==> run.sh <==
#!/bin/bash
# the make line also repeats each setting of config.mk as NAME=value (left out here)
make -C /OpenROAD-flow-scripts/flow DESIGN_CONFIG=/design/flow/config.mk WORK_HOME=/design/flow/orfs CLKGATE_MAP_FILE= finish
==> config.mk <==
export PLATFORM = sky130hd
export DESIGN_NAME = Dmac_Top
export DESIGN_NICKNAME = Dmac_Top
export VERILOG_FILES = /design/flow/design.v
export SDC_FILE = /design/flow/constraint.sdc
export NUM_CORES = 4
export LEC_CHECK = 0
export CAP_MARGIN = 20
export CORE_MARGIN = 2
export CORE_UTILIZATION = 17
export GPL_ROUTABILITY_DRIVEN = 0
export GPL_TIMING_DRIVEN = 0
export MAX_ROUTING_LAYER = met4
export PLACE_DENSITY = 0.78
export SLEW_MARGIN = 40
==> constraint.sdc <==
create_clock -name core_clock -period 9.65 [get_ports {clk}]
set_input_delay 1.9300 -clock core_clock [delete_from_list [all_inputs] [get_ports {clk}]]
set_output_delay 1.9300 -clock core_clock [all_outputs]
set_load 0.01 [all_outputs]
==> design.v <==
module Fifo_Datapath (
    input  logic        clk,
    input  logic        rst,
    input  logic        wc_en,       
    input  logic        rc_en,       
    input  logic [31:0] Data_in,
    output logic [31:0] Data_out,
    output logic        full,
    output logic        fifo_empty
);
    logic [3:0] w_addr;
    logic [3:0] r_addr;
    logic [31:0] Memory [15:0];
    logic [4:0] count;  
    always_ff @(posedge clk or posedge rst) begin
        if (rst)
            w_addr <= 0;
        else if (wc_en && !full)
            w_addr <= w_addr + 1;
    end
    always_ff @(posedge clk or posedge rst) begin
        if (rst) 
            r_addr <= 0;
        else if (rc_en && !fifo_empty)
            r_addr <= r_addr + 1;
    end
    always_ff @(posedge clk) begin
        if (wc_en && !full)
            Memory[w_addr] <= Data_in;
    end
    always_comb begin
        Data_out = (rst || fifo_empty)? 0: Memory[r_addr];
    end
    always_ff @(posedge clk or posedge rst) begin
        if (rst)
            count <= 0;
        else begin
            case ({wc_en && !full, rc_en && !fifo_empty})
                2'b10: count <= count + 1;  
                2'b01: count <= count - 1;  
                default: count <= count;    
            endcase
        end
    end
    assign full       = (count == 15);
    assign fifo_empty = (count == 0);
endmodule
module channel_ctrl(
    input  logic       clk,
    input  logic       rst,
    input  logic       channel_en,
    input  logic       readyIn,
    input  logic       fifo_full,
    input  logic       fifo_empty,
    input  logic       bsz,
    input  logic       tslb,
    input  logic       tsz,
    input  logic [1:0] M_HResp,
    output logic       irq,
    output logic [1:0] HTrans,
    output logic       write,
    output logic       b_sel, d_sel, t_sel, s_sel, h_sel,
    output logic       d_en, s_en, ts_en, burst_en, count_en, sz_en,
    output logic       rd_en, wr_en,
    output logic       trigger
);
    typedef enum logic [2:0] {
        DISABLED      = 3'b000,
        ENABLED       = 3'b001,
        READ_WAIT     = 3'b010,
        HOLD_READ     = 3'b011,
        WRITE_WAIT    = 3'b100,
        HOLD_WRITE    = 3'b101
    } state_t;
    localparam IDLE     = 2'b00;
    localparam BUSY     = 2'b01;
    localparam NON_SEQ  = 2'b10;
    localparam SEQ      = 2'b11;
    state_t current_state, next_state;
    always_ff @(posedge clk or posedge rst) begin
        if (rst)
            current_state <= DISABLED;
        else
            current_state <= next_state;
    end
    always_comb begin
        case (current_state)
            DISABLED: begin
                next_state = (channel_en) ? ENABLED : DISABLED;
            end
            ENABLED: begin
                next_state = tsz ? DISABLED : READ_WAIT;
            end
            READ_WAIT: begin
                if (!readyIn)
                    next_state = READ_WAIT;
                else if (!channel_en && readyIn) 
                    next_state = HOLD_READ;
                else if (channel_en && readyIn && !bsz && !M_HResp)
                    next_state = READ_WAIT;
                else if (channel_en && readyIn && bsz && (M_HResp == 0))
                    next_state = WRITE_WAIT;
                else
                    next_state = READ_WAIT;
            end
            HOLD_READ: begin
                if (channel_en && bsz) begin
                    next_state = WRITE_WAIT;
                end else if (channel_en && !bsz) begin
                    next_state = READ_WAIT;
                end else begin
                    next_state = HOLD_READ;
                end
            end
            WRITE_WAIT: begin
                if (!readyIn)
                    next_state = WRITE_WAIT;
                else if (channel_en && tsz && bsz)
                    next_state = DISABLED;
                else if (!channel_en && readyIn)
                    next_state = HOLD_WRITE; 
                else if (channel_en && readyIn && !bsz && (M_HResp == 0))
                    next_state = WRITE_WAIT; 
                else if (channel_en && readyIn && bsz && (M_HResp == 0))
                    next_state = READ_WAIT;
                else
                    next_state = WRITE_WAIT;
            end
            HOLD_WRITE: begin
                if (channel_en && !bsz) begin
                    next_state = WRITE_WAIT;
                end else if (channel_en && bsz) begin
                    if (tsz)
                        next_state = DISABLED;
                    else 
                        next_state = READ_WAIT;
                end else begin
                    next_state = HOLD_WRITE;
                end
            end
            default: next_state = current_state;
        endcase
    end
    always_comb begin
        irq       = 0;
        b_sel     = 0;
        d_sel     = 0;
        t_sel     = 0;
        s_sel     = 0;
        h_sel     = 0;
        d_en      = 0;
        s_en      = 0;
        ts_en     = 0;
        burst_en  = 0;
        count_en  = 0;
        sz_en     = 0;
        rd_en     = 0;
        wr_en     = 0;
        trigger   = 0;
        write     = 0;
        HTrans    = IDLE;
        case (current_state)
            DISABLED: begin
                if (channel_en) begin
                    t_sel     = 1;
                    d_sel     = 1;
                    s_sel     = 1;
                    burst_en  = 1;
                    s_en      = 1;
                    d_en      = 1;
                    sz_en     = 1;
                    ts_en     = 1;
                    HTrans    = IDLE;
                end
            end
            ENABLED: begin
                if (tsz) begin
                    irq = 1;
                end else if (channel_en) begin
                    write = 0;
                    count_en  = 1;
                    s_en = 1;
                    HTrans    = NON_SEQ;
                end
            end
            READ_WAIT: begin
                if (!readyIn && bsz) begin
                    write     = 0;
                    HTrans    = BUSY;
                    h_sel = 1;
                end else if (!readyIn && !bsz) begin
                    write = 0;
                    HTrans = BUSY;
                end else if (!channel_en && readyIn) begin
                    wr_en = 1;
                    HTrans = IDLE;
                end else if (channel_en && readyIn && (M_HResp == 0) && !bsz)  begin
                    write     = 0;
                    wr_en     = 1;
                    count_en  = 1;
                    s_en      = 1;
                    HTrans    = SEQ;
                end else if (channel_en && bsz && (M_HResp == 0) && readyIn)  begin
                    wr_en = 1;
                    ts_en = 1;
                    count_en = 1;
                    write    = 1;
                    h_sel    = 1;
                    d_en     = 1;
                    HTrans    = NON_SEQ;
                end
            end
            HOLD_READ: begin
                if (channel_en && !bsz) begin
                    count_en = 1;
                    s_en     = 1;
                    HTrans   = SEQ;
                end else if (channel_en && bsz) begin
                    ts_en = 1;
                    write = 1;
                    h_sel = 1;
                    d_en = 1;
                    count_en = 1;
                    HTrans = NON_SEQ;
                end else
                    HTrans = IDLE;
            end
            WRITE_WAIT: begin
                if (!readyIn && bsz) begin
                    write     = 1;
                    HTrans    = BUSY;
                    h_sel = 0;
                    trigger = 1;
                end else if (!readyIn && !bsz) begin
                    h_sel = 1;
                    trigger = 1;
                    HTrans = BUSY;
                    write = 1;
                end else if (!channel_en && readyIn) begin
                    rd_en = 1;
                    trigger = 1;
                    HTrans = IDLE;
                end else if (channel_en && tsz && bsz) begin
                    irq = 1;
                    rd_en = 1;
                    trigger = 1;
                    HTrans = IDLE;
                end else if (channel_en && readyIn && (M_HResp == 0) && !bsz) begin
                    h_sel = 1;
                    write = 1;
                    trigger = 1;
                    rd_en = 1;
                    d_en      =  1;
                    count_en  = 1;
                    HTrans    = SEQ;
                end
                else if (channel_en && readyIn && (M_HResp == 0) && !tslb && bsz) begin
                    h_sel = 0;
                    write = 0;
                    count_en  = 1;
                    s_en = 1;
                    trigger = 1;
                    rd_en = 1;
                    HTrans    = NON_SEQ;
                end else if (channel_en && readyIn && (M_HResp == 0) && tslb && bsz) begin
                    burst_en = 1;
                    b_sel = 1;
                    write = 0;
                    count_en  = 1;
                    s_en = 1;
                    h_sel = 0;
                    trigger = 1;
                    rd_en = 1;
                    HTrans    = NON_SEQ;
                end
            end
            HOLD_WRITE: begin
                if (channel_en && !bsz) begin
                    h_sel = 1;
                    write = 1;
                    d_en = 1;
                    count_en = 1;
                    HTrans = SEQ;
                end else if (channel_en && bsz) begin
                    if (tsz) begin
                        irq = 1;
                        HTrans = IDLE;
                    end else if (tslb) begin
                        burst_en = 1;
                        b_sel   = 1;
                        count_en = 1;
                        s_en = 1;
                        HTrans = NON_SEQ;
                    end else if (!tslb) begin
                        count_en = 1;
                        s_en = 1;
                        HTrans = NON_SEQ;
                    end
            end
        end
        endcase
    end
endmodule
module Dmac_Channel_Datapath (
    input  logic        clk,
    input  logic        rst,
    input  logic        s_sel,
    input  logic        d_sel,
    input  logic        b_sel,
    input  logic        t_sel,
    input  logic        s_en,
    input  logic        d_en,
    input  logic        ts_en,
    input  logic        sz_en,
    input  logic        burst_en,
    input  logic        count_en,
    input  logic        h_sel,
    input  logic        wr_en,
    input  logic        rd_en,
    input  logic        trigger,
    input  logic [31:0] S_Address,
    input  logic [31:0] D_Address,
    input  logic [31:0] T_Size,
    input  logic [31:0] B_Size,
    input  logic [31:0] R_Data,
    input  logic [1:0]  HSize,
    output logic        bs0,
    output logic        tslb,
    output logic        ts0,
    output logic        fifo_full,
    output logic        fifo_empty,
    output logic [31:0] MAddress,
    output logic [31:0] MWData,
    output logic [3:0]  MWStrb
);
    logic [31:0] Src_Addr, Dst_Addr, Transfer_Size, Burst_Size;
    logic [31:0] Incr_Src_Addr;
    logic [31:0] Incr_Dst_Addr;
    logic [31:0] Dec_Transfer_Size;
    always_comb begin
        Incr_Src_Addr      = Src_Addr + 32'd4;
        Incr_Dst_Addr      = Dst_Addr + 32'd4;
        Dec_Transfer_Size  = Transfer_Size - Burst_Size;
    end
    always_ff @(posedge clk or posedge rst) begin
        if (rst) begin
            Src_Addr <= 32'b0;
        end
        else if (s_en)
            Src_Addr <= s_sel ? S_Address : Incr_Src_Addr;
    end
    always_ff @(posedge clk or posedge rst) begin
        if (rst) begin
            Dst_Addr <= 32'b0;
        end
        else if (d_en)
            Dst_Addr <= d_sel ? D_Address : Incr_Dst_Addr;
    end
    always_ff @(posedge clk or posedge rst) begin
        if (rst) begin
            Transfer_Size <= 32'b0;
        end
        else if (ts_en)
            Transfer_Size <= t_sel ? T_Size : Dec_Transfer_Size;
    end
    always_ff @(posedge clk or posedge rst) begin
        if (rst) begin
            Burst_Size <= 32'b0;
        end
        else if (burst_en)
            Burst_Size <= (B_Size == 0)? 1: (b_sel ? 1 : B_Size);
    end
    assign tslb = (Transfer_Size < B_Size);
    logic [31:0] Decrement_Counter;
    logic [31:0] Decremented_Value;
    always_comb begin
        Decremented_Value = Decrement_Counter - 1;
    end
    always_ff @(posedge clk or posedge rst) begin
        if (rst)
            Decrement_Counter <= 32'b0;
        else if (count_en)
            Decrement_Counter <= (Decrement_Counter == 0) ? ((tslb) ? 0: Burst_Size-1)  : Decremented_Value;
    end
    assign MAddress = h_sel ? (Dst_Addr) : (Src_Addr);
    logic [31:0] fifo_out;
    Fifo_Datapath fifo_inst (
        .clk        (clk),
        .rst        (rst),
        .wc_en      (wr_en),
        .rc_en      (rd_en),
        .Data_in    (R_Data),
        .Data_out   (fifo_out),
        .full       (fifo_full),
        .fifo_empty (fifo_empty)
    );
    logic [1:0] HSize_Reg;
    always_ff @(posedge clk or posedge rst) begin
        if (rst) begin
            HSize_Reg <= 0;
        end
        else if (sz_en) begin
            HSize_Reg <= HSize;
        end
    end
    always_comb begin
        if (trigger) begin
            MWData = fifo_out;  
            case (HSize)
                2'b00: begin   
                    case (Src_Addr[1:0])
                        2'b00: MWStrb = 4'b0001;
                        2'b01: MWStrb = 4'b0010;
                        2'b10: MWStrb = 4'b0100;
                        2'b11: MWStrb = 4'b1000;
                        default: MWStrb = 4'b0000;
                    endcase
                end
                2'b01: begin   
                    case (Src_Addr[1:0])
                        2'b00: MWStrb = 4'b0011;  
                        2'b10: MWStrb = 4'b1100;
                        default: MWStrb = 4'b0000;
                    endcase
                end
                2'b10: MWStrb = 4'b1111;   
                default: MWStrb = 4'b0000;
            endcase
        end else begin
            MWData  = 32'b0;
            MWStrb  = 4'b0000;
        end
    end
    assign bs0 = (Decrement_Counter == 0);
    assign ts0 = (Transfer_Size == 0);
endmodule
module Dmac_Channel (
    input  logic        clk,
    input  logic        rst,
    input  logic        channel_en,
    input  logic        readyIn,
    input  logic [1:0]  M_HResp,
    input  logic [31:0] S_Address,
    input  logic [31:0] D_Address,
    input  logic [31:0] T_Size,
    input  logic [31:0] B_Size,
    input  logic [31:0] R_Data,
    input  logic [1:0]  HSize,
    output logic        irq,
    output logic        write,
    output logic [1:0]  HTrans,
    output logic [31:0] MAddress,
    output logic [31:0] MWData,
    output logic  [3:0] MWStrb
);
    logic s_sel, d_sel, b_sel, t_sel;
    logic s_en, d_en, ts_en, burst_en, count_en, sz_en;
    logic h_sel, rd_en, wr_en;
    logic fifo_full, fifo_empty;
    logic trigger;
    logic bs0, tslb, ts0;
    Dmac_Channel_Datapath datapath_inst (
        .clk         (clk),
        .rst         (rst),
        .s_sel       (s_sel),
        .d_sel       (d_sel),
        .b_sel       (b_sel),
        .t_sel       (t_sel),
        .s_en        (s_en),
        .d_en        (d_en),
        .ts_en       (ts_en),
        .sz_en       (sz_en),
        .burst_en    (burst_en),
        .count_en    (count_en),
        .h_sel       (h_sel),
        .wr_en       (wr_en),
        .rd_en       (rd_en),
        .trigger     (trigger),
        .S_Address   (S_Address),
        .D_Address   (D_Address),
        .T_Size      (T_Size),
        .B_Size      (B_Size),
        .R_Data      (R_Data),
        .HSize       (HSize),
        .bs0         (bs0),
        .tslb        (tslb),
        .ts0         (ts0),
        .fifo_full   (fifo_full),
        .fifo_empty  (fifo_empty),
        .MAddress    (MAddress),
        .MWData      (MWData),
        .MWStrb      (MWStrb)
    );
    channel_ctrl controller_inst (
        .clk         (clk),
        .rst         (rst),
        .channel_en  (channel_en),
        .readyIn     (readyIn),
        .fifo_full   (fifo_full),
        .fifo_empty  (fifo_empty),
        .bsz         (bs0),
        .tslb        (tslb),
        .tsz         (ts0),
        .M_HResp     (M_HResp),
        .irq         (irq),
        .HTrans      (HTrans),
        .write       (write),
        .b_sel       (b_sel),
        .d_sel       (d_sel),
        .t_sel       (t_sel),
        .s_sel       (s_sel),
        .h_sel       (h_sel),
        .d_en        (d_en),
        .s_en        (s_en),
        .ts_en       (ts_en),
        .sz_en       (sz_en),
        .burst_en    (burst_en),
        .count_en    (count_en),
        .rd_en       (rd_en),
        .wr_en       (wr_en),
        .trigger     (trigger)
    );
endmodule
module Dmac_Main_Ctrl(
    input  logic clk,
    input  logic rst,
    input  logic [1:0] DmacReq,
    input  logic con_new_sel,
    input  logic irq,
    input  logic Bus_Grant,
    input  logic C_config,
    output logic con_sel,
    output logic Bus_Req,
    output logic HReadyOut,
    output logic [1:0] S_HResp,
    output logic Interrupt,
    output logic con_en,
    output logic Channel_en_1, Channel_en_2,
    output logic hold,
    output logic [1:0] ReqAck
);
    typedef enum logic [1:0] {
        IDLE     = 2'b00,
        MSB_REQ  = 2'b01,
        LSB_REQ  = 2'b10,
        WAIT     = 2'b11
    } state_t;
    state_t current_state, next_state;
    always_ff @(posedge clk or posedge rst) begin
        if (rst)
            current_state <= IDLE;
        else
            current_state <= next_state;
    end
    always_comb begin
        hold         = 0;
        Bus_Req      = 0;
        Interrupt    = 0;
        con_en       = 0;
        con_sel      = 0;
        HReadyOut    = 0;
        ReqAck       = 2'b00;
        S_HResp      = 2'b00;
        next_state   = current_state;   
        case (current_state)
            IDLE: begin
                if (DmacReq[1] == 1'b1) begin
                    hold     = 1;
                    Bus_Req  = 1;
                    next_state = MSB_REQ;
                end else if (DmacReq == 2'b01) begin
                    hold     = 1;
                    Bus_Req  = 1;
                    next_state = LSB_REQ;
                end
            end
            MSB_REQ: begin
                if (!irq && ({C_config, Bus_Grant} == 2'b11)) begin
                    con_en       = 0;
                    con_sel      = 0;
                    ReqAck       = 2'b10;
                    next_state   = WAIT;
                end else if (irq && ({C_config, Bus_Grant} == 2'b11)) begin
                    Interrupt  = 1;
                    con_sel = 1;
                    next_state = IDLE;
                end else
                    Bus_Req = 1;
            end
            LSB_REQ: begin
                if (!irq && ({C_config, Bus_Grant} == 2'b11)) begin
                    con_en       = 1;
                    con_sel      = 1;
                    ReqAck       = 2'b01;
                    next_state   = WAIT;
                end else if (irq && ({C_config, Bus_Grant} == 2'b11)) begin
                    Interrupt  = 1;
                    con_sel = 1;
                    next_state = IDLE;
                end else
                    Bus_Req = 1;
            end
            WAIT: begin
                if (({Bus_Grant, con_new_sel} == 2'b00)) begin
                    next_state = MSB_REQ;
                    Bus_Req    = 1;
                end else if (({Bus_Grant, con_new_sel} == 2'b01)) begin
                    next_state = LSB_REQ;
                    Bus_Req    = 1;
                    con_sel    = 1;
                end else
                 if (!irq && !con_new_sel) begin
                    con_sel    = 0;
                    con_en     = 1;
                    next_state = WAIT;
                end else if (!irq && con_new_sel) begin
                    con_sel    = 1;
                    con_en     = 1;
                    next_state = WAIT;
                end else if (irq && ({Bus_Grant, con_new_sel} == 2'b10)) begin
                    Interrupt  = 1;
                    con_sel = con_new_sel;
                    next_state = IDLE;
                end else if (irq && ({Bus_Grant, con_new_sel} == 2'b11)) begin
                    Interrupt  = 1;
                    con_sel = con_new_sel;
                    next_state = IDLE;
                end
            end
        endcase
    end
    always_comb begin
        Channel_en_1 = 0;
        Channel_en_2 = 0;
        case (current_state)
            MSB_REQ: Channel_en_1 = C_config && Bus_Grant;
            LSB_REQ: Channel_en_2 = C_config && Bus_Grant;
            WAIT: begin
                Channel_en_1 = Bus_Grant && !con_new_sel;
                Channel_en_2 = Bus_Grant && con_new_sel;
            end
            default: ;
        endcase
    end
endmodule
module Dmac_Main_Datapath(
    input logic clk,
    input logic rst,
    input logic write,
    input logic HSel,
    input logic [1:0] STrans,  
    input logic channel_en_1,
    input logic channel_en_2,
    input logic [31:0] HWData,
    input logic [31:0] HAddr,
    input logic [31:0] MRData,
    input logic HReady,
    input logic [1:0] M_HResp,
    input logic con_en,
    input logic con_sel,
    output logic C_config,
    output logic irq,
    output logic con_new_sel,
    output logic [31:0] MAddress,
    output logic [31:0] MWData,
    output logic [3:0] MBurst_Size,
    output logic MWrite,
    output logic [3:0] MWStrb,
    output logic [1:0] MTrans
);
logic dmac_selected;
logic [3:0] decoded_address;
logic [31:0] Size_Reg, SAddr_Reg, DAddr_Reg, Ctrl_Reg;
logic [31:0] latched_address;
logic latched_write, latched_sel;
logic [1:0] latched_STrans;
assign  dmac_selected = latched_write && latched_STrans[1] && latched_sel;
assign decoded_address = latched_address[5:2];
assign C_config = Ctrl_Reg[16];
always_ff @( posedge clk ) begin
    if (rst) begin
        latched_address <= 32'b0;
        latched_write <= 0;
        latched_STrans <= 2'b0;
        latched_sel <= 0;
    end else begin
        latched_address <= HAddr;
        latched_STrans <= STrans;
        latched_sel <= HSel;
        latched_write <= write;
    end
end
always_ff @(posedge clk or posedge rst) begin
    if (rst) begin
        Size_Reg <= 32'b0;
        SAddr_Reg <= 32'b0;
        DAddr_Reg <= 32'b0;
        Ctrl_Reg <= 32'b0;
    end
    else if (irq)
        Ctrl_Reg <= 32'b0;
    else if (dmac_selected) begin
        case (decoded_address)
            4'b0000: Size_Reg <=  HWData;
            4'b0001: SAddr_Reg <= HWData;
            4'b0010: DAddr_Reg <= HWData;
            4'b0011: Ctrl_Reg <=  HWData;
            default: ;
        endcase
    end
end
logic irq_1;
logic write_1;
logic [1:0]  MTrans_1;
logic [31:0] MAddress_1;
logic [31:0] MWData_1;
logic [3:0] MWStrb_1;
Dmac_Channel channel_1 (
    .clk(clk),
    .rst(rst),
    .channel_en(channel_en_1),
    .readyIn(HReady),
    .M_HResp(M_HResp),
    .S_Address(SAddr_Reg),
    .D_Address(DAddr_Reg),
    .T_Size(Size_Reg),
    .B_Size({{28{1'b0}}, {Ctrl_Reg[3:0]}}),
    .R_Data(MRData),
    .HSize(Ctrl_Reg[5:4]),
    .irq(irq_1),
    .write(write_1),
    .HTrans(MTrans_1),
    .MAddress(MAddress_1),
    .MWData(MWData_1),
    .MWStrb(MWStrb_1)
);
logic irq_2;
logic write_2;
logic [1:0]  MTrans_2;
logic [31:0] MAddress_2;
logic [31:0] MWData_2;
logic [3:0] MWStrb_2;
Dmac_Channel channel_2 (
    .clk(clk),
    .rst(rst),
    .channel_en(channel_en_2),
    .readyIn(HReady),
    .M_HResp(M_HResp),
    .S_Address(SAddr_Reg),
    .D_Address(DAddr_Reg),
    .T_Size(Size_Reg),
    .B_Size({{28{1'b0}}, {Ctrl_Reg[3:0]}}) ,
    .R_Data(MRData),
    .HSize(Ctrl_Reg[5:4]),
    .irq(irq_2),
    .write(write_2),
    .HTrans(MTrans_2),
    .MAddress(MAddress_2),
    .MWData(MWData_2),
    .MWStrb(MWStrb_2)
);
assign MAddress = con_sel? MAddress_2 : MAddress_1;
assign MWData = con_sel? MWData_2 : MWData_1;
assign MTrans = con_sel? MTrans_2 : MTrans_1;
assign MBurst_Size = Ctrl_Reg[3:0];
assign MWrite = con_sel? write_2 : write_1;
assign irq = irq_1 || irq_2; 
assign MWStrb = con_sel? MWStrb_2 : MWStrb_1;
always_ff @(posedge clk or posedge rst) begin
    if (rst) begin
        con_new_sel <= 0;
    end
    else if (con_en) begin
        con_new_sel <= con_sel;
    end
end
endmodule
module Dmac_Top (
    input  logic        clk,
    input  logic        rst,
    input  logic        write,
    input  logic        HSel,
    input  logic [1:0]  STrans,
    input  logic [31:0] HWData,
    input  logic [31:0] HAddr,
    input  logic [31:0] MRData,
    input  logic        HReady,
    input  logic [1:0]  M_HResp,
    output logic HReadyOut,
    output logic [1:0] S_HResp,
    input  logic [1:0]  DmacReq,      
    input  logic        Bus_Grant,   
    output logic [31:0] MAddress,
    output logic [31:0] MWData,
    output logic [3:0]  MBurst_Size,
    output logic        MWrite,
    output logic [1:0]  MTrans,
    output logic [3:0]  MWStrb,
    output logic        Bus_Req,
    output logic        Interrupt,
    output logic [1:0]  ReqAck
);
    logic con_sel, con_en, irq, con_new_sel, C_config;
    logic hold;
    logic channel_en_1, channel_en_2;
    Dmac_Main_Datapath datapath_inst (
        .clk            (clk),
        .rst            (rst),
        .write          (write),
        .HSel           (HSel),
        .STrans         (STrans),
        .channel_en_1   (channel_en_1),
        .channel_en_2   (channel_en_2),
        .HWData         (HWData),
        .HAddr          (HAddr),
        .MRData         (MRData),
        .HReady         (HReady),
        .M_HResp          (M_HResp),
        .con_en         (con_en),
        .con_sel        (con_sel),
        .C_config       (C_config),
        .irq            (irq),
        .con_new_sel    (con_new_sel),
        .MAddress       (MAddress),
        .MWData         (MWData),
        .MBurst_Size    (MBurst_Size),
        .MWrite         (MWrite),
        .MTrans         (MTrans),
        .MWStrb         (MWStrb)
    );
    Dmac_Main_Ctrl controller_inst (
        .clk            (clk),
        .rst            (rst),
        .DmacReq        (DmacReq),
        .con_new_sel    (con_new_sel),
        .irq            (irq),
        .Bus_Grant      (Bus_Grant),
        .C_config       (C_config),
        .con_sel        (con_sel),
        .HReadyOut      (HReadyOut),
        .S_HResp          (S_HResp),
        .Bus_Req        (Bus_Req),
        .Interrupt      (Interrupt),
        .con_en         (con_en),
        .Channel_en_1   (channel_en_1),
        .Channel_en_2   (channel_en_2),
        .hold           (hold),
        .ReqAck         (ReqAck)
    );
endmodule
==> results of run 1 <==
area by class of cell:
cell class / count / area (sq um) / area share
diodes: 18 / 45.04 / 0.0005849
well taps: 4837 / 6052 / 0.07859
multi-input cells: 2536 / 20590 / 0.2673
flip-flops and latches: 1441 / 41150 / 0.5344
plain buffers: 257 / 1144 / 0.01485
repair buffers: 232 / 2823 / 0.03665
clock buffers: 180 / 3943 / 0.05119
inverters: 68 / 259.0 / 0.003363
clock inverters: 74 / 1006 / 0.01306
through the flow:
stage	std cells	cell area, sq um
after floorplan	4302	62820
after global placement	9295	70430
after detailed placement	9371	71970
after CTS	9625	76920
after global routing	9641	77010
final	9643	77010
metal layers:
layer	up-vias	routed length, microns	track usage
met2	2547	95620	0.1702
li1	17440	-	-
met4	0	8438	0.04239
met3	484	16310	0.01935
met5	-	0	-
met1	21040	72290	0.1205
==> ci_impl_report.md, run 1 <==
### Flow metrics

| Metric | Value |
|---|---|
| Distinct cells, synth | 90 |
| Wire length per cell after detailed routing | 19.98 microns |
| First-pass GRT wire length | 279800 microns |
| Routed WL | 192700 microns |
| Max Clk Rate | 119.5 MHz |
| Number of global-route vias before repair | 40880 |
| RSZ-0062 raised after global routing | false |
| Post-synth seq share | 0.6553 |
| Yosys simple share | 0.07188 |
| Top cell area share | 0.4896 |
| Share of power burned in registers | 0.516 |
| Flop-to-flop setup slack | 5120 ps |
| Comb power frac | 0.040 |
| Yosys cell count | 4300 |
| Crit-path cells | clkdlybuf4s50_1 > clkbuf_1 > a21oi_1 > a211oi_1 > a31oi_1 > o22ai_2 > a41oi_1 > buf_2 > buf_2 > mux2i_1 > clkdlybuf4s50_1 |
| Period utilisation layout | 0.8671 |
| Clk pin slew, worst setup/hold paths | 60 ps |
| Top_reg_cell synth | edfxtp_1 |
| Setup Skew | 103.1 ps |
| Int Pwr | 10.17 mW |
| Setup Buffers After CTS | 0 |
| P_seq | 6.76 mW |
| Post-DP HPWL | 133900 microns |
| CP top delay family | buffers and inverters |
| #FFs+latches synth | 1441 |
| Clk pwr | 5.82 mW |
| Yosys xor share | 0.01924 |
| Crit path DRT | 7720 ps |
| Final setup vio count | 0 |
| Clock Power Share | 0.444 |
| Synthesized area | 0.06281 sq mm |
| Leakage power | 25.71 nW |
| Synth warn | 5 |
| DRT antenna net count | 0 |
| Die extent in y | 611.8 microns |
| Setup WS post-layout | 1282 ps |
| CTS tree | built |
| Area fraction in compound gates | 0.08602 |
| Hold Crit Class | reg2reg |
| Worst hold stages | 2 |
| Outcome | no timing/DRC/antenna violations |
| CP endpoint kind | output pin |
| Worst slew margin | 0.3398 |
| Gr usage total | 0.1021 |
| CP max stage delay | 850 ps |
| Post-Synth Adder-Cell Area | 0.009642 |
| Cell count after synthesis | 4300 |
| CP arrival | 6440 ps |
| Crit path to | MAddress[7] |
| Antenna violations before repair | 42 |
| Worst hold slack | 476.4 ps |
| Largest net degree at the start of global routing | 33 |
| H-tree Lvls | 4 |
| Crit path launch type | input port |
| Post-synth top cells | edfxtp_1, dfrtp_1, o21ai_0, nand2_1, mux4_2 |
| Synthesized area per cell | 14.61 sq um |
| EDFF count, synth | 1024 |
| # clock sinks | 1441 |
| Final Core Density | 0.2091 |
| Sw Pwr | 2.936 mW |
| Fillers | 38440 |
| Tool Warnings | 61 |
| Drc violations | 0 |
| Die area | 0.3743 sq mm |
| Dominant combinational family | multiplexers |
| Pre-antenna DRT Iters | 6 |
| Ports | 190 |
| Yosys top cell by instances | edfxtp_1 |
| GRT Residual Overflow | 0 |
| Crit path kind | in2out |
| Dpl ws | 1322 ps |
| FP Rows | 223 |
| Worst r2r path cells | 15 |
| Hold Fails Final Rpt | 0 |
| Via count | 41510 |
| Area Overhead vs Synth | 22.62% |
| Die width | 611.8 microns |
| Synth area leader | edfxtp_1 |
| Critical Path Start | HReady |
| Num CTS Buffers | 146 |
| Number of vias per cell | 4.305 |
| Biggest consumer | registers |
| Slew Viols, Final | 0 |
| Minimum clock period | 8368 ps |
| Cts hold-fix bufs | 0 |
| Worst Tran Pin Value | 962.8 ps |
| CTS Root Cell | clkbuf_16 |
| Max_cap viols | 0 |
| Drt initial violations | 5784 |
| Switching share of power | 0.2240 |
| Multiplexer share | 0.1363 |
| Port Buf Inserts | 156 |
| Clk buf depth | 3 |
| TNS Setup | 0 ps |
| Core area | 0.3683 sq mm |
| Yosys stat area | 0.06281 sq mm |
| Pwr/cell area | 170.3 mW/mm^2 |
| Clk latency late pin | 830 ps |
| Share of async-settable or async-resettable flops after synthesis | 0.2845 |
| WP depth | 11 |
| Critical path's slowest cell | mux2i_1 |
| Init Core Util | 0.1705 |
| Top cells by area | edfxtp_1, dfrtp_1, mux4_2 |
| WP buf/inv | 5 |
| Combinational power | 0.527 mW |
| Peak VDD IR | 0.1812 mV |
| Post-layout nets | 4836 |
| Tot Pwr | 13.11 mW |
| Crit path max fanout | 11 |
| Post_cts resized | 0 |
==> inputs of run 2 (changes only) <==
Settings changed: CAP_MARGIN 20 to 40, CORE_UTILIZATION 17 to 72, CTS_CLUSTER_DIAMETER set to 271, CTS_CLUSTER_SIZE set to 14, GPL_ROUTABILITY_DRIVEN 0 to not set, GPL_TIMING_DRIVEN 0 to not set, MAX_ROUTING_LAYER met4 to not set, PLACE_DENSITY 0.78 to not set, PLACE_DENSITY_LB_ADDON set to 0.01, SETUP_SLACK_MARGIN set to 1.08, SLEW_MARGIN 40 to 20, TNS_END_PERCENT set to 65.
Clock period 9.65 ns to 4.77 ns, I/O delays scaled along.
==> ci_impl_report.md, run 2 <==
### Flow metrics

| Metric | Value |
|---|---|
| Outcome | failed layout checks (was no timing/DRC/antenna violations) |
| Violated checks | negative setup slack |
| Synthesized area per cell | 14.61 sq um (unchanged) |
| Critical path's slowest cell | dfrtp_4 (was mux2i_1) |
| Top_reg_cell synth | edfxtp_1 (unchanged) |
| RSZ-0062 raised after global routing | true (was false) |
| WP buf/inv | 2 (was 5) |
| Crit-path cells | and2_2 > buf_12 > a221oi_1 > o21ai_0 > a211oi_4 > a31o_2 > buf_6 (was clkdlybuf4s50_1 > clkbuf_1 > a21oi_1 > a211oi_1 > a31oi_1 > o22ai_2 > a41oi_1 > buf_2 > buf_2 > mux2i_1 > clkdlybuf4s50_1) |
| Synthesized area | 0.06281 sq mm (unchanged) |
| Init Core Util | 0.7251 (was 0.1705) |
| Antenna violations before repair | 10 (was 42) |
| Synth warn | 5 (unchanged) |
| Slew Viols, Final | 0 (unchanged) |
| GRT Residual Overflow | 0 (unchanged) |
| Number of global-route vias before repair | 42320 (was 40880) |
| Max_cap viols | 0 (unchanged) |
| Share of async-settable or async-resettable flops after synthesis | 0.2845 (unchanged) |
| CP top delay family | AND-OR/OR-AND gates (was buffers and inverters) |
| CP endpoint kind | output pin (unchanged) |
| Met1 Resource Use GR | 0.5442 (was 0.1205) |
| Core area | 0.08662 sq mm (was 0.3683 sq mm) |
| Biggest consumer | registers (unchanged) |
| Top cell area share | 0.4896 (unchanged) |
| Final Cell Area | 0.07247 sq mm (was 0.07701 sq mm) |
| Die width | 299.3 microns (was 611.8 microns) |
| Peak VDD IR | 0.3921 mV (was 0.1812 mV) |
| Period utilisation layout | 1.027 (was 0.8671) |
| Worst hold stages | 2 (unchanged) |
| Max Clk Rate | 204.1 MHz |
| Num CTS Buffers | 112 (was 146) |
| Cell count after synthesis | 4300 (unchanged) |
| Area fraction in compound gates | 0.08602 (unchanged) |
| Post-DP HPWL | 101800 microns (was 133900 microns) |
| Yosys stat area | 0.06281 sq mm (unchanged) |
| Setup WS post-layout | -129.4 ps (was 1282 ps) |
| FP Rows | 108 (was 223) |
| Worst r2r path cells | 16 (was 15) |
| Clk pwr | 8.99 mW (was 5.82 mW) |
| Setup Skew | 70.99 ps (was 103.1 ps) |
| WP depth | 7 (was 11) |
| Crit path launch type | flip-flop (was input port) |
| Pwr/cell area | 328.3 mW/mm^2 (was 170.3 mW/mm^2) |
| Multiplexer share | 0.1363 (unchanged) |
| # clock sinks | 1441 (unchanged) |
| Most used routing layer | met2 (unchanged) |
| Yosys simple share | 0.07188 (unchanged) |
| Die area | 0.08961 sq mm (was 0.3743 sq mm) |
| Ports | 190 (unchanged) |
| Distinct cells, synth | 90 (unchanged) |
| Crit path to | MWData[17] (was MAddress[7]) |
| Post-DP Area | 0.06740 sq mm (was 0.07197 sq mm) |
| TNS Setup | -355.0 ps (was 0 ps) |
| Post-Synth Adder-Cell Area | 0.009642 (unchanged) |
| H-tree Lvls | 3 (was 4) |
| Worst slew margin | 0.3496 (was 0.3398) |
| Comb power frac | 0.048 (was 0.040) |
| Post-synth top cells | edfxtp_1, dfrtp_1, o21ai_0, nand2_1, mux4_2 (unchanged) |
| Share of power burned in registers | 0.574 (was 0.516) |
| Crit path max fanout | 20 (was 11) |
| EDFF count, synth | 1024 (unchanged) |
| Via count | 43760 (was 41510) |
| Yosys xor share | 0.01924 (unchanged) |
| Clk pin slew, worst setup/hold paths | 70 ps (was 60 ps) |
| Synth area leader | edfxtp_1 (unchanged) |
| Crit path DRT | 3820 ps (was 7720 ps) |
| CP arrival | 3950 ps (was 6440 ps) |
| Clock Power Share | 0.378 (was 0.444) |
| Int Pwr | 18.32 mW (was 10.17 mW) |
| First-pass GRT wire length | 285200 microns (was 279800 microns) |
| #FFs+latches synth | 1441 (unchanged) |
| GR met2 Demand/Resource | 0.7025 (was 0.1702) |
| CP max stage delay | 660 ps (was 850 ps) |
| Dpl ws | -224.9 ps (was 1322 ps) |
| Worst Tran Pin Value | 965.4 ps (was 962.8 ps) |
| Final setup vio count | 3 (was 0) |
| Routed WL | 208900 microns (was 192700 microns) |
| Drt initial violations | 7616 (was 5784) |
| Switching share of power | 0.2300 (was 0.2240) |
| Leakage power | 25.72 nW (was 25.71 nW) |
| Post-synth seq share | 0.6553 (unchanged) |
| Tot Pwr | 23.80 mW (was 13.11 mW) |
| Post-layout nets | 4759 (was 4836) |
| CTS Root Cell | clkbuf_16 (unchanged) |
| Area Overhead vs Synth | 15.39% (was 22.62%) |
| Gr usage total | 0.4426 (was 0.1021) |
| Combinational power | 1.14 mW (was 0.527 mW) |
| Cts hold-fix bufs | 0 (unchanged) |
| GP Congestion | 0.9113 |
| Clk buf depth | 3 (unchanged) |
| Port Buf Inserts | 157 (was 156) |
| Dominant combinational family | multiplexers (unchanged) |
| CTS tree | built (unchanged) |
| Fillers | 4113 (was 38440) |
| Tool Warnings | 73 (was 61) |
| Largest net degree at the start of global routing | 138 (was 33) |
| Yosys top cell by instances | edfxtp_1 (unchanged) |
| Wire length per cell after detailed routing | 35.96 microns (was 19.98 microns) |
| DRT antenna net count | 0 (unchanged) |
| Minimum clock period | 4899 ps |
| Pre-antenna DRT Iters | 9 (was 6) |
| Flop-to-flop setup slack | 1030 ps (was 5120 ps) |
| Drc violations | 0 (unchanged) |
| Hold Crit Class | reg2reg (unchanged) |
| Sw Pwr | 5.472 mW (was 2.936 mW) |
| Number of vias per cell | 7.533 (was 4.305) |
| Top cells by area | edfxtp_1, dfrtp_1, mux4_2 (unchanged) |
| Hold Fails Final Rpt | 0 (unchanged) |
| Yosys cell count | 4300 (unchanged) |
| Clk latency late pin | 770 ps (was 830 ps) |
| Met3 usage | 0.1084 (was 0.01935) |
| Die extent in y | 299.3 microns (was 611.8 microns) |
| P_seq | 13.7 mW (was 6.76 mW) |
| Worst hold slack | 479.0 ps (was 476.4 ps) |
| Crit path kind | reg2out (was in2out) |
==> run 2: area by class of cell <==
class,count,area [sq um],share of cell area
inverter,68,261.5,0.003608
antenna,8,20.02,0.0002762
sequential,1441,41170,0.5681
multi-input combinational,2536,21480,0.2963
clock inverter,6,111.4,0.001537
tap,1155,1445,0.01994
clock buffer,149,2963,0.04088
timing repair buffer,446,5022,0.06930
==> run 2: repair_timing <==
action | in CTS | in global routing
cloned | 11 | 4
buffers inserted | 23 | 28
endpoints found under the setup margin | 79 | 119
endpoints found under the hold margin | 0 | 0
pin swaps | 33 | 25
gates resized | 397 | 153
==> run 2: per-stage QoR <==
stage / instances / utilization
floorplan: 4302 / -
global placement: 5547 / 0.7743
detailed placement: 5571 / 0.7782
CTS: 5760 / 0.8246
global route: 5807 / 0.8366
finish: 5809 / 0.8367
==> run 2: routing by layer <==
layer	wire, microns	vias up
met5	113	-
met4	19970	8
met3	28470	1215
met2	97610	4229
met1	62730	21120
li1	-	17190
==> inputs of run 3 (changes only) <==
Settings changed: CAP_MARGIN 40 to 20, CTS_CLUSTER_DIAMETER 271 to not set, CTS_CLUSTER_SIZE 14 to 36, SETUP_SLACK_MARGIN 1.08 to 1.4, TNS_END_PERCENT 65 to not set.
Clock period 4.77 ns to 4.78 ns, I/O delays scaled along.
==> ci_impl_report.md, run 3 <==
### Flow metrics

| Metric | Value |
|---|---|
| Synth area leader | edfxtp_1 (unchanged) |
| Worst r2r path cells | 17 (was 16) |
| Worst hold slack | 479.6 ps (was 479.0 ps) |
| Biggest consumer | registers (unchanged) |
| Share of power burned in registers | 0.522 (was 0.574) |
| #FFs+latches synth | 1441 (unchanged) |
| Area Overhead vs Synth | 16.71% (was 15.39%) |
| Ports | 190 (unchanged) |
| Post-DP Area | 0.06704 sq mm (was 0.06740 sq mm) |
| GRT Residual Overflow | 0 (unchanged) |
| Init Core Util | 0.7251 (unchanged) |
| Area fraction in compound gates | 0.08602 (unchanged) |
| FP Rows | 108 (unchanged) |
| Antenna violations before repair | 12 (was 10) |
| Num CTS Buffers | 142 (was 112) |
| GP Congestion | 0.9019 (was 0.9113) |
| Slew Viols, Final | 0 (unchanged) |
| CTS Root Cell | clkbuf_16 (unchanged) |
| P_seq | 13.7 mW (about the same) |
| # clock sinks | 1441 (unchanged) |
| CP endpoint kind | output pin (unchanged) |
| Number of global-route vias before repair | 42670 (was 42320) |
| Clk pin slew, worst setup/hold paths | 60 ps (was 70 ps) |
| Switching share of power | 0.2293 (was 0.2300) |
| Worst hold stages | 2 (unchanged) |
| Clock Power Share | 0.436 (was 0.378) |
| Worst slew margin | 0.1799 (was 0.3496) |
| Crit-path cells | buf_12 > mux2_2 > o21ai_0 > a21oi_1 > o21ai_0 > a211oi_2 > a31o_2 > buf_6 (was and2_2 > buf_12 > a221oi_1 > o21ai_0 > a211oi_4 > a31o_2 > buf_6) |
| Post-Layout Cell Count | 5891 (was 5809) |
| Clk latency late pin | 800 ps (was 770 ps) |
| Crit path max fanout | 50 (was 20) |
| Clk pwr | 11.4 mW (was 8.99 mW) |
| Synth warn | 5 (unchanged) |
| Routed WL | 211300 microns (was 208900 microns) |
| Top cell area share | 0.4896 (unchanged) |
| Pwr/cell area | 357.1 mW/mm^2 (was 328.3 mW/mm^2) |
| Critical Path Most Common Cell | o21ai_0 |
| Comb power frac | 0.042 (was 0.048) |
| Post-synth top cells | edfxtp_1, dfrtp_1, o21ai_0, nand2_1, mux4_2 (unchanged) |
| Inst Count DP | 5539 (was 5571) |
| Die area | 0.08961 sq mm (unchanged) |
| Top_reg_cell synth | edfxtp_1 (unchanged) |
| Number of vias per cell | 7.554 (was 7.533) |
| Gr usage total | 0.4504 (was 0.4426) |
| Yosys cell count | 4300 (unchanged) |
| First-pass GRT wire length | 289000 microns (was 285200 microns) |
| Setup Skew | 54.02 ps (was 70.99 ps) |
| Cell count after synthesis | 4300 (unchanged) |
| Crit path kind | reg2out (unchanged) |
| Max Clk Rate | 201.3 MHz |
| Die width | 299.3 microns (unchanged) |
| Minimum clock period | 4968 ps |
| Peak VDD IR | 0.4109 mV (was 0.3921 mV) |
| RSZ-0062 raised after global routing | true (unchanged) |
| Crit path launch type | flip-flop (unchanged) |
| Hold Crit Class | reg2reg (unchanged) |
| CTS tree | built (unchanged) |
| Yosys xor share | 0.01924 (unchanged) |
| Violated checks | negative setup slack (unchanged) |
| Post-DP HPWL | 100300 microns (was 101800 microns) |
| Tool Warnings | 77 (was 73) |
| Dominant combinational family | multiplexers (unchanged) |
| WP buf/inv | 2 (unchanged) |
| Wire length per cell after detailed routing | 35.87 microns (was 35.96 microns) |
| Post-synth seq share | 0.6553 (unchanged) |
| Drt initial violations | 7652 (was 7616) |
| WP depth | 8 (was 7) |
| CP arrival | 4010 ps (was 3950 ps) |
| Crit path to | MWData[14] (was MWData[17]) |
| Hold Fails Final Rpt | 0 (unchanged) |
| Port Buf Inserts | 157 (unchanged) |
| CP max stage delay | 690 ps (was 660 ps) |
| Share of async-settable or async-resettable flops after synthesis | 0.2845 (unchanged) |
| Yosys top cell by instances | edfxtp_1 (unchanged) |
| Multiplexer share | 0.1363 (unchanged) |
| Max_cap viols | 0 (unchanged) |
| Core area | 0.08662 sq mm (unchanged) |
| Distinct cells, synth | 90 (unchanged) |
| Yosys simple share | 0.07188 (unchanged) |
| Tot Pwr | 26.17 mW (was 23.80 mW) |
| Period utilisation layout | 1.039 (was 1.027) |
| Leakage power | 26.14 nW (was 25.72 nW) |
| Final Cell Area | 0.07330 sq mm (was 0.07247 sq mm) |
| Top cells by area | edfxtp_1, dfrtp_1, mux4_2 (unchanged) |
| Synthesized area | 0.06281 sq mm (unchanged) |
| Worst Tran Pin Value | 1226 ps (was 965.4 ps) |
| CP top delay family | AND-OR/OR-AND gates (unchanged) |
| Dpl ws | -92.25 ps (was -224.9 ps) |
| DRT antenna net count | 0 (unchanged) |
| Synthesized area per cell | 14.61 sq um (unchanged) |
| Crit path DRT | 3820 ps (about the same) |
| Via count | 44500 (was 43760) |
| Drc violations | 0 (unchanged) |
| Flop-to-flop setup slack | 1200 ps (was 1030 ps) |
| Outcome | failed layout checks (unchanged) |
| Critical path's slowest cell | dfrtp_4 (unchanged) |
| Post-Synth Adder-Cell Area | 0.009642 (unchanged) |
| Setup WS post-layout | -187.5 ps (was -129.4 ps) |
| Pre-antenna DRT Iters | 9 (unchanged) |
| Largest net degree at the start of global routing | 138 (unchanged) |
| Combinational power | 1.10 mW (was 1.14 mW) |
| EDFF count, synth | 1024 (unchanged) |
| Post-layout nets | 4761 (was 4759) |
| Int Pwr | 20.17 mW (was 18.32 mW) |
| Final setup vio count | 4 (was 3) |
| Clk buf depth | 3 (unchanged) |
| Yosys stat area | 0.06281 sq mm (unchanged) |
| Die extent in y | 299.3 microns (unchanged) |
| H-tree Lvls | 4 (was 3) |
| Sw Pwr | 6.002 mW (was 5.472 mW) |
| Fillers | 3942 (was 4113) |
-- run 3: what timing repair did --
| action | 4_1_cts | 5_1_grt |
|---|---|---|
| gates cloned | 14 | 2 |
| hold buffers | 0 | 0 |
| pin swaps | 43 | 31 |
| endpoints found under the setup margin | 204 | 176 |
| setup buffers | 33 | 29 |
| gates resized | 436 | 90 |
-- run 3: stage by stage --
step | setup TNS, ps | util
floorplan | -767220 | -
global placement | -455.8 | 0.7740
detailed placement | -432.8 | 0.7740
CTS | 0 | 0.8384
global route | -462.6 | 0.8460
finish | -391.2 | 0.8462
-- run 3: layout make-up --
cell class | instances | area (sq um) | area share
clock buffers | 185 | 3849 | 0.05251
inverters | 68 | 264.0 | 0.003602
diodes | 14 | 35.03 | 0.0004780
well taps | 1155 | 1445 | 0.01972
repair buffers | 416 | 4528 | 0.06178
multi-input cells | 2538 | 21320 | 0.2909
flip-flops and latches | 1441 | 41180 | 0.5618
clock inverters | 74 | 679.4 | 0.009269
-- run 3: per-layer routing --
metal	GRT usage	routed length [microns]
met1	0.5469	63480
met4	0.3205	20350
met3	0.1144	28680
met2	0.7135	98760
met5	0.001587	29
==> inputs of run 4 (changes only) <==
Settings changed: CAP_MARGIN 20 to 40, CELL_PAD_IN_SITES_DETAIL_PLACEMENT set to 2, CELL_PAD_IN_SITES_GLOBAL_PLACEMENT set to 3, CORE_ASPECT_RATIO set to 1.26, CORE_MARGIN 2 to 10, CORE_UTILIZATION 72 to 40, CTS_CLUSTER_DIAMETER set to 392, CTS_CLUSTER_SIZE 36 to not set, GPL_ROUTABILITY_DRIVEN set to 0, GPL_TIMING_DRIVEN set to 0, MAX_ROUTING_LAYER set to met4, PLACE_DENSITY_LB_ADDON 0.01 to 0.04, SETUP_SLACK_MARGIN 1.4 to not set.
Clock period 4.78 ns to 6.15 ns, I/O delays scaled along.
==> ci_impl_report.md, run 4 <==
### Flow metrics

| Metric | Value |
|---|---|
| Die width | 373.0 microns (was 299.3 microns) |
| Die area | 0.1734 sq mm (was 0.08961 sq mm) |
| Pre-antenna DRT Iters | 5 (was 9) |
| Largest net degree at the start of global routing | 33 (was 138) |
| CP max stage delay | 680 ps (was 690 ps) |
| CTS Root Cell | clkbuf_16 (unchanged) |
| Antenna violations before repair | 6 (was 12) |
| Share of power burned in registers | 0.492 (was 0.522) |
| Routed WL | 230300 microns (was 211300 microns) |
| Top cell area share | 0.4896 (unchanged) |
| Worst slew margin | 0.4202 (was 0.1799) |
| Tool Warnings | 62 (was 77) |
| FP Rows | 163 (was 108) |
| Setup Skew | 34.65 ps (was 54.02 ps) |
| Minimum clock period | 6038 ps |
| Clk latency late pin | 840 ps (was 800 ps) |
| Core area | 0.1564 sq mm (was 0.08662 sq mm) |
| Top_reg_cell synth | edfxtp_1 (unchanged) |
| #FFs+latches synth | 1441 (unchanged) |
| Top cells by area | edfxtp_1, dfrtp_1, mux4_2 (unchanged) |
| EDFF count, synth | 1024 (unchanged) |
| GRT Residual Overflow | 0 (unchanged) |
| CTS tree | built (unchanged) |
| Yosys cell count | 4300 (unchanged) |
| P_seq | 10.6 mW (was 13.7 mW) |
| Dominant combinational family | multiplexers (unchanged) |
| Num CTS Buffers | 155 (was 142) |
| Init Core Util | 0.4015 (was 0.7251) |
| Die extent in y | 464.8 microns (was 299.3 microns) |
| Post-DP HPWL | 160700 microns (was 100300 microns) |
| Yosys simple share | 0.07188 (unchanged) |
| CP arrival | 4810 ps (was 4010 ps) |
| Final setup vio count | 0 (was 4) |
| Yosys xor share | 0.01924 (unchanged) |
| Hold Crit Class | reg2reg (unchanged) |
| Max Clk Rate | 165.6 MHz |
| CP endpoint kind | output pin (unchanged) |
| Yosys top cell by instances | edfxtp_1 (unchanged) |
| Final Core Density | 0.4807 (was 0.8462) |
| Wire length per cell after detailed routing | 33.04 microns (was 35.87 microns) |
| Period utilisation layout | 0.9818 (was 1.039) |
| RR Startpoint | controller_inst.current_state[3]$_DFF_PP0_ |
| Crit-path cells | or4_1 > nor4_4 > nand3_2 > o22ai_4 > a41oi_1 > buf_6 > buf_4 > a211oi_4 > a31o_2 > clkdlybuf4s50_1 (was buf_12 > mux2_2 > o21ai_0 > a21oi_1 > o21ai_0 > a211oi_2 > a31o_2 > buf_6) |
| Worst r2r path cells | 11 (was 17) |
| Gr usage total | 0.2709 (was 0.4504) |
| Crit path max fanout | 10 (was 50) |
| Crit path DRT | 4920 ps (was 3820 ps) |
| Worst hold stages | 2 (unchanged) |
| Number of vias per cell | 5.878 (was 7.554) |
| Outcome | no timing/DRC/antenna violations (was failed layout checks) |
| Post-DP Area | 0.06912 sq mm (was 0.06704 sq mm) |
| H-tree Lvls | 4 (unchanged) |
| Sw Pwr | 4.895 mW (was 6.002 mW) |
| Final Cell Area | 0.07519 sq mm (was 0.07330 sq mm) |
| Max_cap viols | 0 (unchanged) |
| Yosys stat area | 0.06281 sq mm (unchanged) |
| Port Buf Inserts | 156 (was 157) |
| Post-layout nets | 4932 (was 4761) |
| Pwr/cell area | 286.8 mW/mm^2 (was 357.1 mW/mm^2) |
| Cts hold-fix bufs | 0 (unchanged) |
| Slew Viols, Final | 0 (unchanged) |
| Clk pin slew, worst setup/hold paths | 60 ps (about the same) |
| DRT antenna net count | 0 (unchanged) |
| Area Overhead vs Synth | 19.72% (was 16.71%) |
| Int Pwr | 16.67 mW (was 20.17 mW) |
| Peak VDD IR | 0.2983 mV (was 0.4109 mV) |
| Crit path launch type | flip-flop (unchanged) |
| Clock Power Share | 0.465 (was 0.436) |
| CP top delay family | simple AND/OR/NAND/NOR gates (was AND-OR/OR-AND gates) |
| First-pass GRT wire length | 336100 microns (was 289000 microns) |
| Number of global-route vias before repair | 45590 (was 42670) |
| FF/Latch Area | 0.04115 sq mm (was 0.04118 sq mm) |
| Post-Layout Cell Count | 6970 (was 5891) |
| Post-Synth Adder-Cell Area | 0.009642 (unchanged) |
| Leakage power | 26.42 nW (was 26.14 nW) |
| Multiplexer share | 0.1363 (unchanged) |
| Clk buf depth | 3 (unchanged) |
| Flop-to-flop setup slack | 2090 ps (was 1200 ps) |
| Synthesized area per cell | 14.61 sq um (unchanged) |
| Post-synth seq share | 0.6553 (unchanged) |
| Worst Tran Pin Value | 869.7 ps (was 1226 ps) |
| Post-synth top cells | edfxtp_1, dfrtp_1, o21ai_0, nand2_1, mux4_2 (unchanged) |
| Inst Count DP | 6666 (was 5539) |
| WP buf/inv | 3 (was 2) |
| Switching share of power | 0.2270 (was 0.2293) |
| Crit path kind | reg2out (unchanged) |
| Synthesized area | 0.06281 sq mm (unchanged) |
| Crit path to | MWData[24] (was MWData[14]) |
| Share of async-settable or async-resettable flops after synthesis | 0.2845 (unchanged) |
| Synth area leader | edfxtp_1 (unchanged) |
| Drc violations | 0 (unchanged) |
| Distinct cells, synth | 90 (unchanged) |
| # clock sinks | 1441 (unchanged) |
| Combinational power | 0.924 mW (was 1.10 mW) |
| Comb gate area | 0.02094 sq mm (was 0.02132 sq mm) |
| Drt initial violations | 2657 (was 7652) |
| Clk pwr | 10.0 mW (was 11.4 mW) |
| Fillers | 14730 (was 3942) |
| Cell count after synthesis | 4300 (unchanged) |
| Via count | 40970 (was 44500) |
| Biggest consumer | registers (unchanged) |
| WP depth | 10 (was 8) |
| Area fraction in compound gates | 0.08602 (unchanged) |
| Comb power frac | 0.043 (was 0.042) |
| Synth warn | 5 (unchanged) |
| Critical path's slowest cell | clkdlybuf4s50_1 (was dfrtp_4) |
| Ports | 190 (unchanged) |
| Hold Fails Final Rpt | 0 (unchanged) |
-- run 4: repair_timing --
action,CTS,global route
endpoints found under the setup margin,71,58
buffers inserted,3,3
pin swaps,5,3
gates resized,103,20
-- run 4: layout make-up --
cell class                 instances  area share
sequential                      1441      0.5473
multi-input combinational       2536      0.2784
clock buffer                     200     0.05571
timing repair buffer             323     0.04947
tap                             2062     0.03431
clock inverter                    85     0.01581
buffer                           253     0.01546
inverter                          68    0.003444
antenna                            2  0.00006656
-- run 4: through the flow --
step	setup slack, ps	total power, mW	setup TNS (ps)	hold slack, ps
2_1_floorplan	-786.0	11.22	-319910	445.5
3_3_place_gp	-4706	11.62	-2981960	459.9
3_5_place_dp	-1034	11.73	-47010	474.8
4_1_cts	3.035	21.79	0	489.5
5_1_grt	-2.437	22.21	-2.437	517.6
6_report	111.8	21.57	0	488.7
-- run 4: per-layer routing --
layer / GRT usage / vias to the layer above / routed length [microns] / part of all wire
li1: - / 17600 / - / -
met1: 0.3113 / 22050 / 90220 / 0.39
met2: 0.4905 / 973 / 124500 / 0.54
met3: 0.03135 / 355 / 7761 / 0.034
met4: 0.08861 / 0 / 7786 / 0.034
met5: - / - / 0 / 0
==> inputs of run 5 (changes only) <==
Settings changed: CAP_MARGIN 40 to 20, CELL_PAD_IN_SITES_DETAIL_PLACEMENT 2 to not set, CELL_PAD_IN_SITES_GLOBAL_PLACEMENT 3 to not set, CORE_ASPECT_RATIO 1.26 to not set, CORE_MARGIN 10 to 3, CORE_UTILIZATION 40 to 58, CTS_CLUSTER_DIAMETER 392 to 271, GPL_ROUTABILITY_DRIVEN 0 to not set, GPL_TIMING_DRIVEN 0 to not set, MAX_ROUTING_LAYER met4 to not set, PLACE_DENSITY_LB_ADDON 0.04 to 0.0, SETUP_SLACK_MARGIN set to 0.69.
Clock period 6.15 ns to 4.85 ns, I/O delays scaled along.
==> ci_impl_report.md, run 5 <==
### Flow metrics

| Metric | Value |
|---|---|
| Outcome | no timing/DRC/antenna violations (unchanged) |
| Clk buf depth | 3 (unchanged) |
| WP depth | 10 (unchanged) |
| Core area | 0.1072 sq mm (was 0.1564 sq mm) |
| GP Congestion | 0.8774 |
| Crit path to | MWData[23] (was MWData[24]) |
| Worst Tran Pin Value | 1116 ps (was 869.7 ps) |
| Clock Power Share | 0.438 (was 0.465) |
| Worst r2r path cells | 17 (was 11) |
| WP buf/inv | 3 (unchanged) |
| Comb gate area | 0.02122 sq mm (was 0.02094 sq mm) |
| Post-Layout Cell Count | 6132 (was 6970) |
| Sw Pwr | 5.407 mW (was 4.895 mW) |
| Hold Fails Final Rpt | 0 (unchanged) |
| Clk latency late pin | 760 ps (was 840 ps) |
| Hold Crit Class | reg2reg (unchanged) |
| Period utilisation layout | 0.9705 (was 0.9818) |
| Num CTS Buffers | 151 (was 155) |
| Minimum clock period | 4707 ps |
| First-pass GRT wire length | 251700 microns (was 336100 microns) |
| FF/Latch Area | 0.04118 sq mm (was 0.04115 sq mm) |
| Setup Skew | 32.83 ps (was 34.65 ps) |
| Drc violations | 0 (unchanged) |
| Yosys xor share | 0.01924 (unchanged) |
| Yosys simple share | 0.07188 (unchanged) |
| Synth warn | 5 (unchanged) |
| Synth area leader | edfxtp_1 (unchanged) |
| Pre-antenna DRT Iters | 5 (unchanged) |
| Ports | 190 (unchanged) |
| Yosys cell count | 4300 (unchanged) |
| Crit path launch type | flip-flop (unchanged) |
| Leakage power | 26.28 nW (was 26.42 nW) |
| Drt initial violations | 3941 (was 2657) |
| Comb power frac | 0.038 (was 0.043) |
| Top_reg_cell synth | edfxtp_1 (unchanged) |
| Crit path DRT | 3880 ps (was 4920 ps) |
| Top cell area share | 0.4896 (unchanged) |
| Share of power burned in registers | 0.524 (was 0.492) |
| Post-Synth Adder-Cell Area | 0.009642 (unchanged) |
| Routed WL | 169400 microns (was 230300 microns) |
| Slew Viols, Final | 0 (unchanged) |
| Gr usage total | 0.3032 (was 0.2709) |
| Max Clk Rate | 212.5 MHz |
| CP arrival | 3740 ps (was 4810 ps) |
| Port Buf Inserts | 157 (was 156) |
| Crit path max fanout | 8 (was 10) |
| Inst Count DP | 5797 (was 6666) |
| RSZ-0062 raised after global routing | true |
| GRT Residual Overflow | 0 (unchanged) |
| Wire length per cell after detailed routing | 27.62 microns (was 33.04 microns) |
| CP max stage delay | 560 ps (was 680 ps) |
| Die width | 335.1 microns (was 373.0 microns) |
| Fillers | 7411 (was 14730) |
| Combinational power | 0.985 mW (was 0.924 mW) |
| H-tree Lvls | 4 (unchanged) |
| CP top delay family | simple AND/OR/NAND/NOR gates (unchanged) |
| Peak VDD IR | 0.3796 mV (was 0.2983 mV) |
| Worst hold stages | 1 (was 2) |
| Synthesized area per cell | 14.61 sq um (unchanged) |
| TNS Setup | 0 ps (unchanged) |
| Multiplexer share | 0.1363 (unchanged) |
| Top cells by area | edfxtp_1, dfrtp_1, mux4_2 (unchanged) |
| Dominant combinational family | multiplexers (unchanged) |
| CP endpoint kind | output pin (unchanged) |
| Clk pwr | 11.2 mW (was 10.0 mW) |
| Clk pin slew, worst setup/hold paths | 60 ps (about the same) |
| Distinct cells, synth | 90 (unchanged) |
| Share of async-settable or async-resettable flops after synthesis | 0.2845 (unchanged) |
| Crit path kind | reg2out (unchanged) |
| Antenna violations before repair | 4 (was 6) |
| Post-DP Area | 0.06738 sq mm (was 0.06912 sq mm) |
| FP Rows | 120 (was 163) |
| Post-synth top cells | edfxtp_1, dfrtp_1, o21ai_0, nand2_1, mux4_2 (unchanged) |
| Post-layout nets | 4764 (was 4932) |
| Switching share of power | 0.2105 (was 0.2270) |
| Number of vias per cell | 6.426 (was 5.878) |
| Die extent in y | 335.1 microns (was 464.8 microns) |
| Flop-to-flop setup slack | 1010 ps (was 2090 ps) |
| Worst slew margin | 0.2537 (was 0.4202) |
| Cell count after synthesis | 4300 (unchanged) |
| Via count | 39400 (was 40970) |
| CTS Root Cell | clkbuf_16 (unchanged) |
| Post-DP HPWL | 101800 microns (was 160700 microns) |
| DRT antenna net count | 0 (unchanged) |
| Critical path's slowest cell | or4_4 (was clkdlybuf4s50_1) |
| Int Pwr | 20.28 mW (was 16.67 mW) |
| Die area | 0.1123 sq mm (was 0.1734 sq mm) |
| #FFs+latches synth | 1441 (unchanged) |
| Area fraction in compound gates | 0.08602 (unchanged) |
| Biggest consumer | registers (unchanged) |
| Yosys top cell by instances | edfxtp_1 (unchanged) |
| Pwr/cell area | 348.9 mW/mm^2 (was 286.8 mW/mm^2) |
| Post-synth seq share | 0.6553 (unchanged) |
| Init Core Util | 0.5859 (was 0.4015) |
| Synthesized area | 0.06281 sq mm (unchanged) |
| CTS tree | built (unchanged) |
| P_seq | 13.5 mW (was 10.6 mW) |
| Tool Warnings | 69 (was 62) |
| Max_cap viols | 0 (unchanged) |
| Number of global-route vias before repair | 38530 (was 45590) |
| # clock sinks | 1441 (unchanged) |
| Crit-path cells | or4_4 > nor4_4 > buf_4 > and3_4 > a21oi_4 > a211o_4 > clkbuf_16 > a211oi_2 > a31o_2 > buf_6 (was or4_1 > nor4_4 > nand3_2 > o22ai_4 > a41oi_1 > buf_6 > buf_4 > a211oi_4 > a31o_2 > clkdlybuf4s50_1) |
| Worst hold slack | 482.2 ps (was 488.7 ps) |
| Yosys stat area | 0.06281 sq mm (unchanged) |
| EDFF count, synth | 1024 (unchanged) |
| Tot Pwr | 25.69 mW (was 21.57 mW) |
| Area Overhead vs Synth | 17.22% (was 19.72%) |
| Final Cell Area | 0.07362 sq mm (was 0.07519 sq mm) |
| Final setup vio count | 0 (unchanged) |
| Largest net degree at the start of global routing | 124 (was 33) |
==> run 5: per-layer routing <==
metal / track usage / part of all wire / vias to the layer above
met5: 0 / 0.000065 / -
met4: 0.1161 / 0.037 / 2
li1: - / - / 17300
met1: 0.4153 / 0.40 / 20260
met2: 0.5017 / 0.50 / 1526
met3: 0.03994 / 0.062 / 317
==> run 5: cell type report <==
| class | count | share of cell area |
|---|---|---|
| multi-input combinational | 2536 | 0.2882 |
| timing repair buffer | 412 | 0.06018 |
| inverter | 68 | 0.003569 |
| clock buffer | 207 | 0.05583 |
| sequential | 1441 | 0.5593 |
| clock inverter | 63 | 0.009007 |
| tap | 1403 | 0.02384 |
| antenna | 2 | 0.00006798 |
==> run 5: repair_timing <==
item                                    4_1_cts  5_1_grt
buffers inserted                             27       19
hold buffers                                  0        0
endpoints found under the setup margin       74       74
hold endpoints to repair                      0        0
pin swaps                                    13       21
gates cloned                                  9        6
gates resized                               368      105
==> run 5: through the flow <==
step | worst slack, ps | util
final | 143.2 | 0.6868
after detailed placement | -116.5 | 0.6285
after CTS | 164.4 | 0.6809
after global placement | -137.3 | 0.6285
after floorplan | -1826 | -
after global routing | 84.30 | 0.6868
==> inputs of run 6 (changes only) <==
Settings changed: CORE_MARGIN 3 to 2, CORE_UTILIZATION 58 to 10, CTS_CLUSTER_DIAMETER 271 to not set, PLACE_DENSITY set to 0.6, PLACE_DENSITY_LB_ADDON 0.0 to not set, SETUP_SLACK_MARGIN 0.69 to not set.
Clock period 4.85 ns to 13.2 ns, I/O delays scaled along.
==> ci_impl_report.md, run 6 <==
### Flow metrics

| Metric | Value |
|---|---|
| Max Clk Rate | 97.83 MHz |
| CP endpoint kind | output pin (unchanged) |
| P_seq | 4.94 mW (was 13.5 mW) |
| TNS Setup | 0 ps (unchanged) |
| Die width | 796.5 microns (was 335.1 microns) |
| CP max stage delay | 920 ps (was 560 ps) |
| Share of power burned in registers | 0.545 (was 0.524) |
| Clock Power Share | 0.417 (was 0.438) |
| WP depth | 11 (was 10) |
| Core area | 0.6270 sq mm (was 0.1072 sq mm) |
| Setup Skew | 90.87 ps (was 32.83 ps) |
| Combinational power | 0.336 mW (was 0.985 mW) |
| Leakage power | 24.55 nW (was 26.28 nW) |
| Crit path max fanout | 70 (was 8) |
| Flop-to-flop setup slack | 8610 ps (was 1010 ps) |
| Post-synth seq share | 0.6553 (unchanged) |
| Max_cap viols | 0 (unchanged) |
| Area Overhead vs Synth | 25.44% (was 17.22%) |
| GP Congestion | 0.7611 (was 0.8774) |
| Outcome | no timing/DRC/antenna violations (unchanged) |
| Routed WL | 185500 microns (was 169400 microns) |
| First-pass GRT wire length | 266900 microns (was 251700 microns) |
| Yosys simple share | 0.07188 (unchanged) |
| Cell count after synthesis | 4300 (unchanged) |
| Final Core Density | 0.1257 (was 0.6868) |
| #FFs+latches synth | 1441 (unchanged) |
| Wire length per cell after detailed routing | 14.41 microns (was 27.62 microns) |
| Synth warn | 5 (unchanged) |
| Synthesized area | 0.06281 sq mm (unchanged) |
| Post-DP HPWL | 118200 microns (was 101800 microns) |
| Drt initial violations | 4008 (was 3941) |
| Die area | 0.6344 sq mm (was 0.1123 sq mm) |
| Yosys xor share | 0.01924 (unchanged) |
| Peak VDD IR | 0.1314 mV (was 0.3796 mV) |
| Share of async-settable or async-resettable flops after synthesis | 0.2845 (unchanged) |
| Comb power frac | 0.037 (was 0.038) |
| Post_cts resized | 0 (was 368) |
| Slew Viols, Final | 0 (unchanged) |
| Via count | 38280 (was 39400) |
| # clock sinks | 1441 (unchanged) |
| CP top delay family | buffers and inverters (was simple AND/OR/NAND/NOR gates) |
| Critical Path Start | HReady |
| Yosys cell count | 4300 (unchanged) |
| Cts hold-fix bufs | 0 (unchanged) |
| Post-Synth Adder-Cell Area | 0.009642 (unchanged) |
| Top cells by area | edfxtp_1, dfrtp_1, mux4_2 (unchanged) |
| CTS tree | built (unchanged) |
| Post-layout nets | 4571 (was 4764) |
| Hold Crit Class | reg2reg (unchanged) |
| Worst Tran Pin Value | 1119 ps (was 1116 ps) |
| Num CTS Buffers | 120 (was 151) |
| Crit path to | MAddress[11] (was MWData[23]) |
| Distinct cells, synth | 90 (unchanged) |
| Period utilisation layout | 0.7744 (was 0.9705) |
| Worst hold stages | 2 (was 1) |
| WP buf/inv | 5 (was 3) |
| Setup Buffers After CTS | 0 (was 27) |
| Clk latency late pin | 790 ps (was 760 ps) |
| Hold Fails Final Rpt | 0 (unchanged) |
| Crit path DRT | 10560 ps (was 3880 ps) |
| Gr usage total | 0.05587 (was 0.3032) |
| Multiplexer share | 0.1363 (unchanged) |
| Area fraction in compound gates | 0.08602 (unchanged) |
| Final setup vio count | 0 (unchanged) |
| Crit path launch type | input port (was flip-flop) |
| RSZ-0062 raised after global routing | false (was true) |
| Number of vias per cell | 2.974 (was 6.426) |
| Top_reg_cell synth | edfxtp_1 (unchanged) |
| EDFF count, synth | 1024 (unchanged) |
| H-tree Lvls | 3 (was 4) |
[run 6: layout make-up]
type	count	area [sq um]
fill	70300	548200
sequential	1441	41170
multi-input combinational	2536	20540
tap	8350	10450
clock buffer	151	3221
timing repair buffer	250	2252
clock inverter	71	874.6
inverter	68	262.8
antenna	4	10.01
[run 6: routing by layer]
metal  wire length (microns)  up-vias  GRT usage
met3                   12960      244    0.01067
met1                   83200    19820    0.07809
met5                      83        -          0
met2                   86200     1330    0.09038
li1                        -    16880          -
met4                    3052       12   0.009429
[run 6: through the flow]
step           area, sq um  power (mW)  setup WS, ps  std cells  hold slack [ps]
2_1_floorplan        62820       5.226          4783       4302            445.5
5_1_grt              78770       9.361          2639      12870            511.5
3_5_place_dp         74720       5.381          2841      12640            476.9
3_3_place_gp         74720       5.373          2763      12640            472.9
6_report             78780       9.057          2978      12870            451.0
4_1_cts              78820       9.142          2820      12870            450.3
Power figures rest on the tool's default switching activity, not on a simulated workload.
